==> inputs of v17 <==
==> flow/design.v <==
module top(clk, rst, start,i, socin1
  ,socin2
  ,socin3
  ,socin4,
  socout1
  ,socout2
  ,socout3
  ,socout4
  ,outReady);
  input i;
  input start;
  input clk;
  input rst;
  input socin1;
  input socin2;
  input socin3;
  input socin4;
  output socout1;
  output socout2;
  output socout3;
  output socout4;
  output outReady;
wire loadOut1
  ,loadOut2
  ,loadOut3
  ,loadOut4
  ,shft
  ,clrCount1
  ,loadDivide1
  ,loadDivide2
  ,loadMultiply
  ,divideDone1
  ,divideDone2
  ,multiplyDone
  ,ngtv
  ,loaded
  ,outDone;
  wire [1:0] sel2;
  CONTROLPATH z0 (
   loadOut1
  ,loadOut2
  ,loadOut3
  ,loadOut4
  ,shft
  ,clrCount1
  ,sel2
  ,loadDivide1
  ,loadDivide2
  ,loadMultiply
  ,divideDone1
  ,divideDone2
  ,multiplyDone
  ,ngtv
  ,loaded
  ,start
  ,clk
  ,rst
  ,outDone
);
 DATAPATH z1 (
   i
  ,clk
  ,rst
  ,socin1
  ,socin2
  ,socin3
  ,socin4
  ,shft
  ,loadOut1
  ,loadOut2
  ,loadOut3
  ,loadOut4
  ,clrCount1
  ,sel2
  ,loadDivide1
  ,loadDivide2
  ,loadMultiply
  ,socout1
  ,socout2
  ,socout3
  ,socout4
  ,divideDone1
  ,divideDone2
  ,multiplyDone
  ,outDone
  ,outReady
  ,loaded
  ,ngtv
);
endmodule
module CONTROLPATH(
   loadOut1
  ,loadOut2
  ,loadOut3
  ,loadOut4
  ,shft
  ,clrCount1
  ,sel2
  ,loadDivide1
  ,loadDivide2
  ,loadMultiply
  ,divideDone1
  ,divideDone2
  ,multiplyDone
  ,ngtv
  ,loaded
  ,start
  ,clk
  ,rst
  ,outDone
);
  input clk;
  input rst;
  input divideDone1;
  input divideDone2;
  input loaded;
  input multiplyDone;
  input ngtv;
  input start;
  input outDone;
  output reg loadOut1;
  output reg loadOut2;
  output reg loadOut3;
  output reg loadOut4;
  output reg clrCount1;
  output reg [1:0] sel2;
  output reg shft;
  output reg loadDivide1;
  output reg loadDivide2;
  output reg loadMultiply;
  reg [4:0] state;
  parameter S0=5'b00000,S1=5'b00001,S2=5'b00010,S3=5'b00011,S4=5'b00100,S5=5'b00101,S6=5'b00110,S7=5'b00111,S8=5'b01000,S9=5'b01001, S10=5'b01010,S11=5'b01011,S12=5'b01100,S13=5'b01101,S14=5'b01110,S15=5'b01111,S16=5'b10000,S17=5'b10001,S18=5'b10010,S19=5'b10011, S20=5'b10100,S21=5'b10101,S22=5'b10110,S23=5'b10111,S24=5'b11000,S25=5'b11001;
  always@(posedge clk)
    if(rst) state <= S0;
    else
    case(state)
      S0: if(start == 1) state <= S1;
      S1: state <= S2;  
      S2: if(loaded) begin if(!ngtv) state <= S3; else state <= S24; end  
      S3: state <= S4;  
      S4: if(divideDone2) state <= S5;  
      S5: state <= S6;  
      S6: if(multiplyDone) state <= S7;  
      S7: state <= S8;  
      S8: state <= S9;  
      S9: if(divideDone2) state <= S10;  
      S10: state <= S11;  
      S11: if(multiplyDone) state <= S12;  
      S12: state <= S13;  
      S13: state <= S14;  
      S14: if(divideDone2) state <= S15;  
      S15: state <= S16;  
      S16: if(multiplyDone) state <= S17;  
      S17: state <= S18;  
      S18: state <= S19;  
      S19: if(divideDone2) state <= S20;  
      S20: state <= S21;  
      S21: if(multiplyDone) state <= S22;  
      S22: state <= S23;  
      S23: if(outDone) state <= S0;
      S24: state <= S25;  
      S25: if(divideDone1) state <= S3;
  default: state <= S0;
    endcase
  always@(*)
    begin
      clrCount1    = (state==S1);
      loadDivide2  = (state==S3)|(state==S8)|(state==S13)|(state==S18);
      loadMultiply = (state==S5)|(state==S10)|(state==S15)|(state==S20);
      loadOut1     = (state==S7);
      loadOut2     = (state==S12);
      loadOut3     = (state==S17);
      loadOut4     = (state==S22);
      shft         = (state==S23);
      loadDivide1  = (state==S24);
      if(state>=S8 && state<=S12) sel2 = 2'd1;
      else if(state>=S13 && state<=S17) sel2 = 2'd2;
      else if(state>=S18 && state<=S23) sel2 = 2'd3;
      else sel2 = 2'd0;
    end
endmodule
module DATAPATH(
   i
  ,clk
  ,rst
  ,socin1
  ,socin2
  ,socin3
  ,socin4
  ,shft
  ,loadOut1
  ,loadOut2
  ,loadOut3
  ,loadOut4
  ,clrCount1
  ,sel2
  ,loadDivide1
  ,loadDivide2
  ,loadMultiply
  ,socout1
  ,socout2
  ,socout3
  ,socout4
  ,divideDone1
  ,divideDone2
  ,multiplyDone
  ,outDone
  ,outReady
  ,loaded
  ,ngtv
);
  input i;
  input clk;
  input rst;
  input socin1;
  input socin2;
  input socin3;
  input socin4;
  input loadOut1;
  input loadOut2;
  input loadOut3;
  input loadOut4;
  input shft;
  input clrCount1;
  input loadMultiply;
  input loadDivide1;
  input loadDivide2;
  input [1:0] sel2;
  output socout1;
  output ngtv;
  output loaded;
  output socout2;
  output socout3;
  output socout4;
  output divideDone1;
  output divideDone2;
  output outDone;
  output outReady;
  output multiplyDone;
  wire ld1;
  wire ld2;
  wire [12:0] current;
  wire [9:0] soc1;
  wire [9:0] soc2;
  wire [9:0] soc3;
  wire [9:0] soc4;
  wire [3:0] count;
  wire [10:0] soc_1;
  wire [10:0] soc_2;
  wire [10:0] soc_3;
  wire [10:0] soc_4;
  wire [43:0] mux_out;
  wire [12:0] sum_out;
  wire [25:0] multiplyOut;
  wire outDone1;
  wire outDone2;
  wire outDone3;
  wire outDone4;
  wire outReady1;
  wire outReady2;
  wire outReady3;
  wire outReady4;
  assign outReady = outReady1&outReady2&outReady3&outReady4;
  assign outDone  = outDone1&outDone2&outDone3&outDone4;
  assign loaded = !ld1;
  wire sel;
  assign sel = current[12];
  assign ngtv = current[12];
  wire [12:0] divideOut;
  wire [12:0] divideIn;
  wire divideDone11;
  wire divideDone12;
  wire divideDone13;
  wire divideDone14;
  wire s1;
  wire s2;
  wire s3;
  wire s4;
  wire [10:0] soc_11;
  wire [10:0] soc_22;
  wire [10:0] soc_33;
  wire [10:0] soc_44;
  assign s1 = |{1'b0,soc1};
  assign s2 = |{1'b0,soc2};
  assign s3 = |{1'b0,soc3};
  assign s4 = |{1'b0,soc4};
  assign divideDone1 = divideDone11&divideDone12&divideDone13&divideDone14;
  SIPO13     S1(current,i,clk,ld1);
  SIPO10     S2(soc1,socin1,clk,ld2);
  SIPO10     S3(soc2,socin2,clk,ld2);
  SIPO10     S4(soc3,socin3,clk,ld2);
  SIPO10     S5(soc4,socin4,clk,ld2);
  COUNTER1   A1(count,clk,clrCount1,rst);
  COMPARATOR C1(count,ld1,ld2);
  DIVIDER1    A2(soc_1,divideDone11,10'd1,soc1,loadDivide1,clk);
  DIVIDER1    A3(soc_2,divideDone12,10'd1,soc2,loadDivide1,clk);
  DIVIDER1    A4(soc_3,divideDone13,10'd1,soc3,loadDivide1,clk);
  DIVIDER1    A5(soc_4,divideDone14,10'd1,soc4,loadDivide1,clk);
  DIVIDER2    A6(divideIn,sum_out,divideOut,loadDivide2,clk,divideDone2);
  MUX1       M1({1'b0,soc1},{1'b0,soc2},{1'b0,soc3},{1'b0,soc4},soc_11,soc_22,soc_33,soc_44,mux_out,sel);
  MUX2       M2(mux_out[43:33],mux_out[32:22],mux_out[21:11],mux_out[10:0],divideIn[10:0],sel2);
  assign divideIn[12:11] = 2'b00;
  MUX3       M3(11'b0,soc_1,s1,soc_11);
  MUX3       M4(11'b0,soc_2,s2,soc_22);
  MUX3       M5(11'b0,soc_3,s3,soc_33);
  MUX3       M6(11'b0,soc_4,s4,soc_44);
  ADDER      W1(mux_out[43:33],mux_out[32:22],mux_out[21:11],mux_out[10:0],sum_out);
  BOOTH      B1(current,{1'b0,divideOut[12:1]},multiplyOut,loadMultiply,clk,multiplyDone);
  PISO       P1(multiplyOut[23:11],socout1,clk,rst,loadOut1,outDone1,outReady1,shft);
  PISO       P2(multiplyOut[23:11],socout2,clk,rst,loadOut2,outDone2,outReady2,shft);
  PISO       P3(multiplyOut[23:11],socout3,clk,rst,loadOut3,outDone3,outReady3,shft);
  PISO       P4(multiplyOut[23:11],socout4,clk,rst,loadOut4,outDone4,outReady4,shft);
endmodule
module SIPO13(d_out,d_in,clk,en);
  input d_in,clk,en;
  output [12:0] d_out;
  reg [12:0] out;
  assign d_out = out;
  always@(posedge clk)
    if(en)
    begin
      out[12] <= d_in;
      out[11:0] <= out[12:1];
    end
endmodule
module SIPO10(d_out,d_in,clk,en);  
  input d_in,clk,en;
  output [9:0] d_out;
  reg [9:0] out;
  assign d_out = out;
  always@(posedge clk)
    if(en)
    begin
      out[9] <= d_in;
      out[8:0] <= out[9:1];
    end
endmodule
module COUNTER1(d_out,clk,clr,rst);
  input clk,clr,rst;
  output reg [3:0] d_out;
  always@(posedge clk)
    begin
      if(rst)
        d_out <= 13;
      else if(clr)
        d_out <= 0;
      else if(d_out < 13)
        d_out <= d_out + 1;
    end
endmodule
module COMPARATOR(din,ld1,ld2);
  input [3:0] din;
  output ld1,ld2;
  assign ld1 = din<13;
  assign ld2 = din<10;
endmodule
module DIVIDER1(d_out,divideDone,numerator,denominator,load,clk);
  input [9:0] numerator,denominator;
  input load,clk;
  output divideDone;
  output [10:0] d_out;  
  reg [3:0] count;  
  reg [10:0] A;  
  reg [10:0] Q; 
  reg [9:0] M;  
  wire [10:0]AM;
  assign AM = A-M;
  assign d_out = Q;
  assign divideDone = (count==10);
  always@(posedge clk)
    begin
      if(load==1)
        begin
          count <= 0;
          A <= {1'b0,numerator};
          M <= denominator;
          Q <= 0;
        end
      else if(count < 11)
        begin
          count <= count +1 ;
          if(A<M)
            begin 
             Q <= Q << 1;
             A <= A << 1;
            end
          else
            begin
              Q <= {Q[9:0],1'b1};
              A <= {AM[9:0],1'b0};
            end
        end
    end
endmodule
module DIVIDER2(numerator,denominator,d_out,load,clk,divideDone);
  input [12:0] numerator,denominator;
  input load,clk;
  output [12:0] d_out;
  output divideDone;
  reg [12:0] Q;
  reg[13:0] A;
  reg [12:0] M;
  reg [3:0] count;
  wire [13:0] AM;
  assign AM = A-M;
  assign d_out = Q;
  assign divideDone = (count==13);
  always@(posedge clk)
    begin
      if(load)
        begin
          count <= 0;
          Q <= 0;
          M <= denominator;
          A <= {1'b0,numerator};
        end
      else if(count < 13)
        begin
          count <= count+1;
          if(A < M)
            begin
              Q <= Q << 1;
              A <= A << 1;
            end
          else 
            begin
              A <= {AM[12:0],1'b0};
              Q <= {Q[12:0],1'b1};
            end
         end
    end
endmodule
module ADDER(in1,in2,in3,in4,out);
  input [10:0] in1;
  input [10:0] in2;
  input [10:0] in3;
  input [10:0] in4;
  output reg [12:0] out;
  always@(*)
    out = {2'b00,in1}+{2'b00,in2}+{2'b00,in3}+{2'b00,in4};
endmodule
module MUX1(in1,in2,in3,in4,in5,in6,in7,in8,out,sel);
  input [10:0] in1;
  input [10:0] in2;
  input [10:0] in3;
  input [10:0] in4;
  input [10:0] in5;
  input [10:0] in6;
  input [10:0] in7;
  input [10:0] in8;
  input sel;
  output reg [43:0] out;
  always@(*)
    out = sel ? {in5,in6,in7,in8}:{in1,in2,in3,in4};
endmodule
module MUX2(in1,in2,in3,in4,out,sel);
  input [10:0] in1;
  input [10:0] in2;
  input [10:0] in3;
  input [10:0] in4;
  input [1:0] sel;
  output reg [10:0] out;
  always@(*)
    case(sel)
      2'b00: out[10:0] = in1[10:0];
      2'b01: out[10:0] = in2[10:0];
      2'b10: out[10:0] = in3[10:0];
      2'b11: out[10:0] = in4[10:0];
    endcase
endmodule
module MUX3(in1,in2,sel,out);
  input [10:0] in1;
  input [10:0] in2;
  input sel;
  output reg [10:0] out;
  always@(*)
    out = sel ? in2:in1;
endmodule
module BOOTH(in1,in2,out,load,clk,done);
  input [12:0] in1,in2;
  input clk,load;
  output [25:0] out;
  output done;
  reg [12:0] A;
  reg [12:0] Q;
  reg [12:0] M;
  wire [13:0] AM1;
  wire [13:0] AM2;
  assign AM1 = {A[12],A}+{M[12],M};
  assign AM2 = {A[12],A}-{M[12],M};
  assign out = {A,Q};
  reg [3:0] count;
  reg Q_1;
  assign done = (count==13);
  always@(posedge clk)
    begin
      if(load)
        begin
          count <= 0;
          A <= 0;
          M <= in1;
          Q <= in2;
          Q_1 <= 0;
        end
      else if(count < 13)
        begin
          count <= count + 1;
          if(in2 == 4096)
            begin
            A<= 0;
          	Q <= in1;
            end
          else if({Q[0],Q_1} == 2'b00 | {Q[0],Q_1} == 2'b11)
             begin
               A <= {A[12],A[12:1]};
               Q <= {A[0],Q[12:1]};
               Q_1 <= Q[0];
             end
          else if({Q[0],Q_1} == 2'b01)
            begin
              A <= AM1[13:1];
              Q <= {AM1[0],Q[12:1]};
              Q_1 <= Q[0];
            end
          else
            begin
              A <= AM2[13:1];
              Q <= {AM2[0],Q[12:1]};
              Q_1 <= Q[0];
            end
        end 
    end
endmodule
module PISO(d_in,d_out,clk,rst,load,done,ready,shft);
  input [12:0] d_in;
  input clk;
  input rst;
  input load;
  input shft;
  output d_out;
  output done;
  output ready;
  reg [12:0] out;
  reg [4:0] count;
  assign d_out = out[0];
  assign done = count==13;
  assign ready = !done;
  always@(posedge clk)
    begin
      if(rst)
        count <= 13;
      else if(load)
        begin
          out <= d_in;
          count <= 1;
        end
      else if(count < 13 & shft)
        begin
        count <= count+1;
          out <= out >>1;
        end
    end
endmodule
==> flow/run.sh <==
#!/bin/bash
# the make line also repeats each setting of config.mk as NAME=value (left out here)
make -C /OpenROAD-flow-scripts/flow DESIGN_CONFIG=/design/flow/config.mk WORK_HOME=/design/flow/orfs CLKGATE_MAP_FILE= finish
==> flow/config.mk <==
export PLATFORM = sky130hd
export DESIGN_NAME = top
export DESIGN_NICKNAME = top
export VERILOG_FILES = /design/flow/design.v
export SDC_FILE = /design/flow/constraint.sdc
export NUM_CORES = 4
export LEC_CHECK = 0
export ABC_AREA = 0
export CAP_MARGIN = 15
export CORE_ASPECT_RATIO = 0.71
export CORE_MARGIN = 2
export CORE_UTILIZATION = 72
export CTS_CLUSTER_SIZE = 12
export HOLD_SLACK_MARGIN = -0.0
export PLACE_DENSITY_LB_ADDON = 0.01
export SETUP_SLACK_MARGIN = 0.85
export SLEW_MARGIN = 20
export TNS_END_PERCENT = 70
==> flow/constraint.sdc <==
create_clock -name core_clock -period 2.95 [get_ports {clk}]
set_input_delay 0.5900 -clock core_clock [delete_from_list [all_inputs] [get_ports {clk}]]
set_output_delay 0.5900 -clock core_clock [all_outputs]
set_load 0.01 [all_outputs]
==> v25: changes against v17 <==
Settings changed: ABC_AREA 0 to 1, CAP_MARGIN 15 to 20, CORE_ASPECT_RATIO 0.71 to unset, CTS_CLUSTER_DIAMETER set to 188, CTS_CLUSTER_SIZE 12 to 14, HOLD_SLACK_MARGIN -0.0 to unset, PLACE_DENSITY_LB_ADDON 0.01 to 0.2, SETUP_SLACK_MARGIN 0.85 to unset, TNS_END_PERCENT 70 to unset.
==> flow/constraint.sdc (replaced) <==
create_clock -name core_clock -period 2.93 [get_ports {clk}]
set_input_delay 0.5860 -clock core_clock [delete_from_list [all_inputs] [get_ports {clk}]]
set_output_delay 0.5860 -clock core_clock [all_outputs]
set_load 0.01 [all_outputs]
==> results <==
- v17 completed, yet does not pass: setup timing. v25 completed and failed the layout checks on setup timing.
- Against v17, the count of clock-buffer cells in the layout of v25 is lower by 8.
- Between v17 and v25, the lower clock skew is in v25 (gap 5.9 ps).
- Against v25, the cell area of v17 is larger by 7.0%.
- Against v17, the first-iteration DRC count of v25 is smaller by about 50%.
- Between v17 and v25, the lower non-clock buffer count is in v25 (gap 74).
- In v17 the global-route usage is higher than in v25, by 5.5 points.
- Sequential cell count is the same in v25 and v17.
